== job 101 ==
Design cache, start of the top module:
module cache (
    input   logic           i_hclk,
    input   logic           i_hnreset,
    input   logic           i_hsel_m,
    input   logic   [31:0]  i_haddr_m,
    input   logic           i_hwrite_m,
    input   logic   [ 2:0]  i_hsize_m,
    input   logic   [ 2:0]  i_hburst_m,
    input   logic   [ 3:0]  i_hprot_m,
    input   logic   [ 1:0]  i_htrans_m,
    input   logic           i_hmastlock_m,
    input   logic           i_hready_m,
    input   logic   [31:0]  i_hwdata_m,
    output  logic           o_hready_m,
    output  logic           o_hresp_m,
    output  logic   [31:0]  o_hrdata_m,
    input   logic           i_nbypass,
    input   logic   [31:0]  i_climit,
    input   logic           i_d_cache_en,
    output  logic           o_hsel_sl,
    output  logic           o_hready_i_sl,
    output  logic   [31:0]  o_haddr_sl,
    output  logic           o_hwrite_sl,
    output  logic   [2:0]   o_hsize_sl,
    output  logic   [1:0]   o_htrans_sl,
    output  logic   [31:0]  o_hwdata_sl,
    input   logic   [31:0]  i_hrdata_sl,
    input   logic           i_hready_o_sl,
    input   logic           i_hresp_sl,
    output  logic           o_mem_en,
    output  logic           o_mem_we,
    output  logic   [7:0]   o_mem_addr,
    output  logic   [31:0]  o_mem_wdata,
    input   logic   [31:0]  i_mem_rdata
    );
Size in the first run: roughly 2700 cells after synthesis, roughly 0.023 mm² of cells after synthesis.
Settings: LEC_CHECK=0, CAP_MARGIN=20, CORE_MARGIN=2, CORE_UTILIZATION=58, PLACE_DENSITY=0.8, SLEW_MARGIN=20, TNS_END_PERCENT=5; clock period 6.59 ns.
run.sh (not shown) runs the stock make flow with config.mk's settings and CLKGATE_MAP_FILE=.
Job 101: complete, dirty (negative setup slack)
Input changes introduced in job 102 (baseline for comparison: job 101):
-- flow/config.mk --
<<< job 101, line 8
export CAP_MARGIN = 20
export CORE_MARGIN = 2
export CORE_UTILIZATION = 58
export PLACE_DENSITY = 0.8
export SLEW_MARGIN = 20
export TNS_END_PERCENT = 5
>>> job 102, line 8
export CAP_MARGIN = 20
export CORE_MARGIN = 2
export CORE_UTILIZATION = 45
export PLACE_DENSITY = 0.6
export SLEW_MARGIN = 20
==> flow/constraint.sdc <==
create_clock -name core_clock -period 11.9 [get_ports {i_hclk}]
set_input_delay 2.3800 -clock core_clock [delete_from_list [all_inputs] [get_ports {i_hclk}]]
set_output_delay 2.3800 -clock core_clock [all_outputs]
set_load 0.01 [all_outputs]
- Delta(hold slack, job 102 - job 101) < 0
- Job 102 completed end to end with timing, DRC and antenna clean.
- Job 102 — final tally of setup violations 94 lower, job 101 as reference
- For job 102, the termination of the worst setup path was o_haddr_sl[15], unlike job 101, where it was o_haddr_sl[31].
- Against job 101, job 102 comes in about 11% lower on average wire per cell in the routed design.
- The leakage power in job 101 is 1.2 times that in job 102.

* * *

Setup of P:
cache again, from the RTL that the note above started with.
make LEC_CHECK=0 CAP_MARGIN=20 CORE_MARGIN=2 CORE_UTILIZATION=57 CTS_CLUSTER_DIAMETER=28 SETUP_SLACK_MARGIN=1.77 SLEW_MARGIN=20 finish   # period 6.81 ns
What ended P was a tool error in global routing (5_1_grt); the run never finished.
What Q does differently from P at the input level:
# P
export LEC_CHECK = 0
export CAP_MARGIN = 20
export CORE_MARGIN = 2
export CORE_UTILIZATION = 57
export CTS_CLUSTER_DIAMETER = 28
export SETUP_SLACK_MARGIN = 1.77
export SLEW_MARGIN = 20
create_clock -name core_clock -period 6.81 [get_ports {i_hclk}]
# Q
export LEC_CHECK = 0
export CAP_MARGIN = 20
export CORE_MARGIN = 2
export CORE_UTILIZATION = 56
export GPL_ROUTABILITY_DRIVEN = 1
export PLACE_DENSITY = 0.51
export SLEW_MARGIN = 20
create_clock -name core_clock -period 7.91 [get_ports {i_hclk}]
- Q finished all stages; layout check result: FAIL, due to setup timing.
- NOTE: placeable core region in Q exceeds that of P
- Routability congestion estimate from global placement, Q and P, higher one = P.
- Compare Q and P | initial core utilization lower: Q
- Reported for Q and P, complex-gate fraction of the synthesized area turned out identical to the last digit.
- | instance count after placement with tap cells included | lower: Q |
- P -> Q: vertical die dimension increased slightly
- On number of setup buffers added after CTS: between Q and P, it ends up lower for P.
- Yosys synthesis chip area: Q vs P identical
- Going from P to Q, worst setup slack after placement increased 0.55 ns, number of CTS-inserted buffers fell by about 50%.
- Re die size: Q and P aren't equal, and the lower value belongs to P.
No activity file was given, so power comes from the tool's default toggle rates.
